main:
Design top_module_d11, start of the top module:
module top_module_d11(
    i_clk,
    i_reset,
    i_start,
    i_load,
    i_enc_dec,
    i_pt1,
    i_pt2,
    i_key1,
    i_key2,
    i_r,
    o_ct1,
    o_ct2,
    o_done
);
input  i_start;
input  i_clk;
input  i_reset;
input  i_enc_dec;
input  i_load;
input  [191 : 0] i_r;
input  [63 : 0] i_pt1;
input  [63 : 0] i_pt2;
input  [127 : 0] i_key1;
input  [127 : 0] i_key2;
output wire [63 : 0] o_ct1;
output wire [63 : 0] o_ct2;
output wire o_done;
parameter IDLE = 2'b0, ROUND_FW = 2'b10, ROUND_BW = 2'b11, HALT = 2'b01;
reg [3 : 0] rnd_cnt;
reg [3 : 0] rnd_next;
reg  subrnd_cnt;
reg  subrnd_next;
reg [1 : 0] state;
reg [1 : 0] next_state;
reg done_reg;
reg done_next;
reg sel1, sel2, sel3, sel4;
reg [3 : 0] rc_sel;
wire rk_sel;
wire [3 : 0] rc_in_xor;
reg enc_dec_reg;
reg enc_dec_next;
wire  [63:0] RCarray [15 : 0];
reg [63 : 0] RC_in;
assign  RCarray[0]  =  64'h0;
assign  RCarray[1]  =  64'h0;
assign  RCarray[2]  =  64'h0;
assign  RCarray[3]  =  64'h13198a2e03707344;
assign  RCarray[4]  =  64'ha4093822299f31d0;
assign  RCarray[5]  =  64'h082efa98ec4e6c89;
assign  RCarray[6]  =  64'h452821e638d01377;
assign  RCarray[7]  =  64'hbe5466cf34e90c6c;
assign  RCarray[8]  =  64'h7ef84f78fd955cb1;
assign  RCarray[9]  =  64'h85840851f1ac43aa;
assign  RCarray[10] =  64'hc882d32f25323c54;
assign  RCarray[11] =  64'h64a51195e0e3610d;
assign  RCarray[12] =  64'hd3b5a399ca0c2399;
  ...
Size: about 7,800 cells after synthesis, about 910 flip-flops, about 710 I/O pins.
make LEC_CHECK=0 ABC_AREA=1 CAP_MARGIN=20 CORE_MARGIN=2 CORE_UTILIZATION=72 CTS_CLUSTER_DIAMETER=374 CTS_CLUSTER_SIZE=99 PLACE_DENSITY=0.85 SETUP_SLACK_MARGIN=0.1 SLEW_MARGIN=20 finish   # period 3.57 ns
run.sh (not shown) runs the stock make flow with config.mk's settings and CLKGATE_MAP_FILE=.
main did not finish: a tool error stopped it during global routing.
Here is what was changed in the inputs of the feature branch compared with main.
Settings: PLACE_DENSITY removed (was 0.85); CORE_UTILIZATION changed from 72 to 58; CTS_CLUSTER_SIZE changed from 99 to 46; ABC_AREA removed (was 1); CTS_CLUSTER_DIAMETER removed (was 374); the clock period (ns, I/O delays scaled along) changed from 3.57 to 4.76.
[summary]
- Diff main -> the feature branch | fraction of synthesized area in multiplexers | increase of 5.6 points
- The feature branch finished end to end and its layout was clean on timing, DRC and antenna.
- The parity-gate share of the synthesized area counting xor and xnor cells in the feature branch was higher than what main gave.
- Summary: with main as the reference, HPWL reported at the end of detailed placement in the feature branch moved down by more than 10%.
- Die size: the feature branch exceeds main
- The feature branch vs main — synthesized netlist cell count dropped by more than 10%

* * *

top_module_d11 again, from the RTL that the note above started with.
make LEC_CHECK=0 CAP_MARGIN=20 CELL_PAD_IN_SITES_DETAIL_PLACEMENT=0 CORE_ASPECT_RATIO=1.8 CORE_MARGIN=5 CORE_UTILIZATION=48 GPL_ROUTABILITY_DRIVEN=0 GPL_TIMING_DRIVEN=1 MIN_ROUTING_LAYER=met2 PLACE_DENSITY_LB_ADDON=0.11 SETUP_SLACK_MARGIN=0.93 SLEW_MARGIN=40 finish   # period 3.51 ns
The first run died in 5_1_grt on GRT-0232.
Next try:
==> flow/config.mk (replaced) <==
export PLATFORM = sky130hd
export DESIGN_NAME = top_module_d11
export DESIGN_NICKNAME = top_module_d11
export VERILOG_FILES = /design/flow/design.v
export SDC_FILE = /design/flow/constraint.sdc
export NUM_CORES = 4
export LEC_CHECK = 0
export ABC_AREA = 0
export CAP_MARGIN = 25
export CELL_PAD_IN_SITES_GLOBAL_PLACEMENT = 0
export CORE_ASPECT_RATIO = 1.05
export CORE_MARGIN = 2
export CORE_UTILIZATION = 55
export CTS_CLUSTER_DIAMETER = 134
export HOLD_SLACK_MARGIN = 0.01
export PLACE_DENSITY = 0.58
export SLEW_MARGIN = 25
=>
- The changed run completed and failed the layout checks on negative setup slack
- synthesized area is unchanged
- die size went down by about a fifth
- synthesized cell count stays the same
Next try:
==> flow/config.mk (replaced) <==
export PLATFORM = sky130hd
export DESIGN_NAME = top_module_d11
export DESIGN_NICKNAME = top_module_d11
export VERILOG_FILES = /design/flow/design.v
export SDC_FILE = /design/flow/constraint.sdc
export NUM_CORES = 4
export LEC_CHECK = 0
export ABC_AREA = 0
export CAP_MARGIN = 25
export CELL_PAD_IN_SITES_DETAIL_PLACEMENT = 1
export CELL_PAD_IN_SITES_GLOBAL_PLACEMENT = 3
export CORE_ASPECT_RATIO = 1.46
export CORE_MARGIN = 4
export CORE_UTILIZATION = 30
export CTS_CLUSTER_DIAMETER = 132
export HOLD_SLACK_MARGIN = 0.02
export MIN_ROUTING_LAYER = met2
export PLACE_DENSITY = 0.35
export SETUP_SLACK_MARGIN = 0.66
export SLEW_MARGIN = 30
The changed run finished but failed the layout checks on negative setup slack.
Global-route usage goes up by 2.3 points.
Register-to-register slack is worse by 0.25 ns.
Worst setup slack gets worse by 0.14 ns.
Next try:
--- a/flow/config.mk
+++ b/flow/config.mk
@@ -8 +8 @@
-export ABC_AREA = 0
+export ABC_AREA = 1
@@ -10 +10 @@
-export CELL_PAD_IN_SITES_DETAIL_PLACEMENT = 1
+export CELL_PAD_IN_SITES_DETAIL_PLACEMENT = 2
@@ -13,2 +13,2 @@
-export CORE_MARGIN = 4
-export CORE_UTILIZATION = 30
+export CORE_MARGIN = 2
+export CORE_UTILIZATION = 34
@@ -16 +16,2 @@
-export HOLD_SLACK_MARGIN = 0.02
+export GPL_ROUTABILITY_DRIVEN = 0
+export MAX_ROUTING_LAYER = met4
@@ -18 +19 @@
-export PLACE_DENSITY = 0.35
+export PLACE_DENSITY_LB_ADDON = 0.24
Result: Now the flow failed in 5_1_grt on GRT-0116. Synthesized cell count grows by about 33%. Synthesized area grows by about 4.7%. Die size shrinks by 9.3%.

* * *

Starting RTL as in the previous note.
Settings: LEC_CHECK=0, CAP_MARGIN=20, CORE_MARGIN=2, CORE_UTILIZATION=66, CTS_CLUSTER_SIZE=41, MAX_ROUTING_LAYER=met4, SETUP_SLACK_MARGIN=-0.3, SLEW_MARGIN=20; clock period 4.09 ns.
The first run finished but fails on max-capacitance violations, max-slew violations, negative setup slack.
==> next run, changes <==
Settings changed: CORE_UTILIZATION 66 to 40, CTS_CLUSTER_SIZE 41 to unset, SETUP_SLACK_MARGIN -0.3 to unset, TNS_END_PERCENT set to 65.
Clock period 4.09 ns to 6.0 ns, I/O delays scaled along.
With this change the flow finished clean.
Register-to-register slack improved by 2200 ps.
Non-clock buffer count went down by 447.
Setup slack improved by 1400 ps.
Design area went down by about 5.4%.
==> next run, changes <==
Settings changed: ABC_AREA set to 1, CORE_UTILIZATION 40 to 21, CTS_CLUSTER_SIZE set to 44, MAX_ROUTING_LAYER met4 to unset, SETUP_SLACK_MARGIN set to 0.1, TNS_END_PERCENT 65 to unset.
Core utilization drops by 23 points.
Setup slack is better by 33 ps.
Sequential share of layout area drops by 2.4 points.
Final cell count climbs by 46%.
Wire length climbs by 25%.
Cell area climbs by 8.1%.
==> next run, changes <==
Settings changed: ABC_AREA 1 to unset, CORE_UTILIZATION 21 to 65, CTS_CLUSTER_SIZE 44 to unset.
Clock period 6.0 ns to 5.75 ns, I/O delays scaled along.
Result: The changed run finished clean; clock-buffer cell count went down by 30; synthesized cell count is lower by about 25%; via count came out lower by about 16%; cell area went down by about 10%; final cell count fell by about 40%; worst setup slack loses 83 ps.

* * *

Starting RTL as in the previous note.
Settings: LEC_CHECK=0, CAP_MARGIN=20, CELL_PAD_IN_SITES_GLOBAL_PLACEMENT=2, CORE_ASPECT_RATIO=0.7, CORE_MARGIN=5, CORE_UTILIZATION=27, CTS_CLUSTER_DIAMETER=336, GPL_ROUTABILITY_DRIVEN=0, PLACE_DENSITY=0.82, SETUP_SLACK_MARGIN=1.05, SLEW_MARGIN=35; clock period 6.85 ns.
Next try:
==> flow/config.mk (replaced) <==
export PLATFORM = sky130hd
export DESIGN_NAME = top_module_d11
export DESIGN_NICKNAME = top_module_d11
export VERILOG_FILES = /design/flow/design.v
export SDC_FILE = /design/flow/constraint.sdc
export NUM_CORES = 4
export LEC_CHECK = 0
export CAP_MARGIN = 20
export CORE_MARGIN = 2
export CORE_UTILIZATION = 16
export SETUP_SLACK_MARGIN = 0.1
export SLEW_MARGIN = 20
==> flow/constraint.sdc (replaced) <==
create_clock -name core_clock -period 7.21 [get_ports {i_clk}]
set_input_delay 1.4420 -clock core_clock [delete_from_list [all_inputs] [get_ports {i_clk}]]
set_output_delay 1.4420 -clock core_clock [all_outputs]
set_load 0.01 [all_outputs]
Final area increases by a few percent.
Area after synthesis does not change.
Global-route usage shrinks by 6.6 points.
Wire length went up by about a fifth.
Core utilization came out lower by 13 points.
Setup slack got worse by 0.78 ns.
Next try:
--- a/flow/config.mk
+++ b/flow/config.mk
@@ -8,5 +8,5 @@
 export CAP_MARGIN = 20
 export CORE_MARGIN = 2
-export CORE_UTILIZATION = 16
-export SETUP_SLACK_MARGIN = 0.1
+export CORE_UTILIZATION = 71
+export PLACE_DENSITY = 0.65
 export SLEW_MARGIN = 20
==> flow/constraint.sdc (replaced) <==
create_clock -name core_clock -period 4.32 [get_ports {i_clk}]
set_input_delay 0.8640 -clock core_clock [delete_from_list [all_inputs] [get_ports {i_clk}]]
set_output_delay 0.8640 -clock core_clock [all_outputs]
set_load 0.01 [all_outputs]
=> The new run did not get past global routing. Die size shrinks by 77%. Synthesized cell count stays the same. Synthesized area is unchanged.
Next try:
--- a/flow/config.mk
+++ b/flow/config.mk
@@ -8,5 +8,5 @@
 export CAP_MARGIN = 20
 export CORE_MARGIN = 2
-export CORE_UTILIZATION = 71
-export PLACE_DENSITY = 0.65
+export CORE_UTILIZATION = 66
+export MAX_ROUTING_LAYER = met4
 export SLEW_MARGIN = 20
==> flow/constraint.sdc (replaced) <==
create_clock -name core_clock -period 4.52 [get_ports {i_clk}]
set_input_delay 0.9040 -clock core_clock [delete_from_list [all_inputs] [get_ports {i_clk}]]
set_output_delay 0.9040 -clock core_clock [all_outputs]
set_load 0.01 [all_outputs]
After rerunning: The changed run finished but fails on negative setup slack. Die size rose by 7.5%. Area after synthesis does not change. Synthesized cell count is unchanged.
Next try:
--- a/flow/config.mk
+++ b/flow/config.mk
@@ -8,5 +8,6 @@
 export CAP_MARGIN = 20
 export CORE_MARGIN = 2
-export CORE_UTILIZATION = 66
+export CORE_UTILIZATION = 67
+export CTS_CLUSTER_SIZE = 35
 export MAX_ROUTING_LAYER = met4
 export SLEW_MARGIN = 20
==> flow/constraint.sdc (replaced) <==
create_clock -name core_clock -period 4.04 [get_ports {i_clk}]
set_input_delay 0.8080 -clock core_clock [delete_from_list [all_inputs] [get_ports {i_clk}]]
set_output_delay 0.8080 -clock core_clock [all_outputs]
set_load 0.01 [all_outputs]
What happened:
- The new run never finished: it broke off in global routing
- area after synthesis does not change
- die area drops by 1.5%
- synthesized cell count stays the same
Next try:
--- a/flow/config.mk
+++ b/flow/config.mk
@@ -8,6 +8,5 @@
 export CAP_MARGIN = 20
 export CORE_MARGIN = 2
-export CORE_UTILIZATION = 67
-export CTS_CLUSTER_SIZE = 35
-export MAX_ROUTING_LAYER = met4
+export CORE_UTILIZATION = 40
+export SETUP_SLACK_MARGIN = 0.1
 export SLEW_MARGIN = 20
==> flow/constraint.sdc (replaced) <==
create_clock -name core_clock -period 6.0 [get_ports {i_clk}]
set_input_delay 1.2000 -clock core_clock [delete_from_list [all_inputs] [get_ports {i_clk}]]
set_output_delay 1.2000 -clock core_clock [all_outputs]
set_load 0.01 [all_outputs]
Now the flow completed with no timing, DRC or antenna violations.
Synthesized cell count does not change.
Die area goes up by 66%.
Synthesized area does not change.

* * *

top_module_d11 again, from the RTL that the note above started with.
make LEC_CHECK=0 ABC_AREA=1 CAP_MARGIN=25 CELL_PAD_IN_SITES_DETAIL_PLACEMENT=1 CELL_PAD_IN_SITES_GLOBAL_PLACEMENT=3 CORE_ASPECT_RATIO=1.46 CORE_MARGIN=2 CORE_UTILIZATION=30 CTS_CLUSTER_DIAMETER=132 HOLD_SLACK_MARGIN=0.3 MIN_ROUTING_LAYER=met2 PLACE_DENSITY_LB_ADDON=0.24 SETUP_SLACK_MARGIN=0.66 SLEW_MARGIN=30 finish   # period 3.51 ns
The starting point reached the layout checks and failed them: negative setup slack.
Next try:
==> flow/config.mk (replaced) <==
export PLATFORM = sky130hd
export DESIGN_NAME = top_module_d11
export DESIGN_NICKNAME = top_module_d11
export VERILOG_FILES = /design/flow/design.v
export SDC_FILE = /design/flow/constraint.sdc
export NUM_CORES = 4
export LEC_CHECK = 0
export ABC_AREA = 1
export CAP_MARGIN = 20
export CELL_PAD_IN_SITES_DETAIL_PLACEMENT = 1
export CELL_PAD_IN_SITES_GLOBAL_PLACEMENT = 3
export CORE_MARGIN = 2
export CORE_UTILIZATION = 24
export CTS_CLUSTER_SIZE = 72
export MAX_ROUTING_LAYER = met4
export PLACE_DENSITY_LB_ADDON = 0.26
export SLEW_MARGIN = 20
==> flow/constraint.sdc (replaced) <==
create_clock -name core_clock -period 3.59 [get_ports {i_clk}]
set_input_delay 0.7180 -clock core_clock [delete_from_list [all_inputs] [get_ports {i_clk}]]
set_output_delay 0.7180 -clock core_clock [all_outputs]
set_load 0.01 [all_outputs]
After rerunning:
- The new run produced a layout that fails on negative setup slack
- critical path depth rises by 3
- wire length falls by about 2%
- final cell count rises by about 4.3%
- worst setup slack improved by 0.034 ns
- non-clock buffer count falls by 176
- clock skew barely changes
- die area rises by 25%
- via count falls by about 30%
- count of clock-buffer cells in the layout rises by 13
Next try:
--- a/flow/config.mk
+++ b/flow/config.mk
@@ -10,2 +9,0 @@
-export CELL_PAD_IN_SITES_DETAIL_PLACEMENT = 1
-export CELL_PAD_IN_SITES_GLOBAL_PLACEMENT = 3
@@ -13,4 +11,2 @@
-export CORE_UTILIZATION = 24
-export CTS_CLUSTER_SIZE = 72
-export MAX_ROUTING_LAYER = met4
-export PLACE_DENSITY_LB_ADDON = 0.26
+export CORE_UTILIZATION = 58
+export SETUP_SLACK_MARGIN = 0.34
==> flow/constraint.sdc (replaced) <==
create_clock -name core_clock -period 3.2 [get_ports {i_clk}]
set_input_delay 0.6400 -clock core_clock [delete_from_list [all_inputs] [get_ports {i_clk}]]
set_output_delay 0.6400 -clock core_clock [all_outputs]
set_load 0.01 [all_outputs]
After rerunning: This time the run stopped in global routing, error GRT-0232. Area after synthesis is unchanged. Die area falls by well over a third. Synthesized cell count does not change.
Next try:
--- a/flow/config.mk
+++ b/flow/config.mk
@@ -8 +7,0 @@
-export ABC_AREA = 1
@@ -11,2 +10,2 @@
-export CORE_UTILIZATION = 58
-export SETUP_SLACK_MARGIN = 0.34
+export CORE_UTILIZATION = 40
+export SETUP_SLACK_MARGIN = 0.1
==> flow/constraint.sdc (replaced) <==
create_clock -name core_clock -period 5.75 [get_ports {i_clk}]
set_input_delay 1.1500 -clock core_clock [delete_from_list [all_inputs] [get_ports {i_clk}]]
set_output_delay 1.1500 -clock core_clock [all_outputs]
set_load 0.01 [all_outputs]
Effect: Now the flow completed with no timing, DRC or antenna violations. Area after synthesis came out lower by 4.5%. Die size came out higher by 38%. Synthesized cell count came out lower by 25%.

* * *

Starting RTL as in the previous note.
## top_module_d11
module top_module_d11(
    i_clk,
    i_reset,
    i_start,
    i_load,
    i_enc_dec,
    i_pt1,
    i_pt2,
    i_key1,
    i_key2,
    i_r,
    o_ct1,
    o_ct2,
    o_done
);
make LEC_CHECK=0 CAP_MARGIN=20 CORE_MARGIN=2 CORE_UTILIZATION=40 SETUP_SLACK_MARGIN=1.05 SLEW_MARGIN=20 finish   # period 5.75 ns
The baseline finished with timing, DRC and antenna clean.
Rerun with:
- SETUP_SLACK_MARGIN: 1.05 -> 0.1
- clock period: 5.75 -> 5.57 ns (I/O delays scaled with it)
Outcome:
- routed wire length came out lower by about 1.8%
- die area stays the same
- sequential share of layout area rises by 1.8 points
- final cell count came out lower by 1.9%
- utilization goes down by 2.9 points
- non-clock buffer count came out lower by 154
- clock skew shrinks by 0.012 ns
- setup slack gets worse by 0.75 ns
- via count fell by 1.9%
Rerun with:
- CORE_UTILIZATION: 40 -> 58
- SETUP_SLACK_MARGIN: 0.1 -> unset
- clock period: 5.57 -> 4.04 ns (I/O delays scaled with it)
Result: With this change the flow completed, yet does not pass: setup timing. Clock skew rose by 0.017 ns. Worst setup slack got worse by 0.34 ns. Sequential cell count stays the same. Die area went down by 31%. Cell area is higher by 10%. Sequential share of layout area went down by 2.9 points. Utilization increases by 30 points. Worst hold slack gets worse by 0.043 ns. Register-to-register slack gets worse by 0.91 ns.
Rerun with:
- CORE_UTILIZATION: 58 -> 70
- CTS_CLUSTER_SIZE: unset -> 37
- clock period: 4.04 -> 4.75 ns (I/O delays scaled with it)
=> The changed run completed, yet does not pass: setup timing. Count of clock-buffer cells in the layout is lower by 6. Hold slack gains 0.043 ns. Setup slack gains 0.073 ns. Routed wire length is higher by 2.6%.
Rerun with:
- ABC_AREA: unset -> 1
- CORE_UTILIZATION: 70 -> 58
- CTS_CLUSTER_DIAMETER: unset -> 253
- CTS_CLUSTER_SIZE: 37 -> unset
- clock period: 4.75 -> 3.7 ns (I/O delays scaled with it)
The changed run ran to the end with violations: setup timing; via count goes up by 30%; maximum frequency hardly moves; final area goes up by 18%; routed wire length goes up by 25%; worst hold slack degrades by 0.050 ns; core utilization is lower by 5.5 points; worst setup slack loses 1.0 ns; synthesized area goes up by 4.7%.
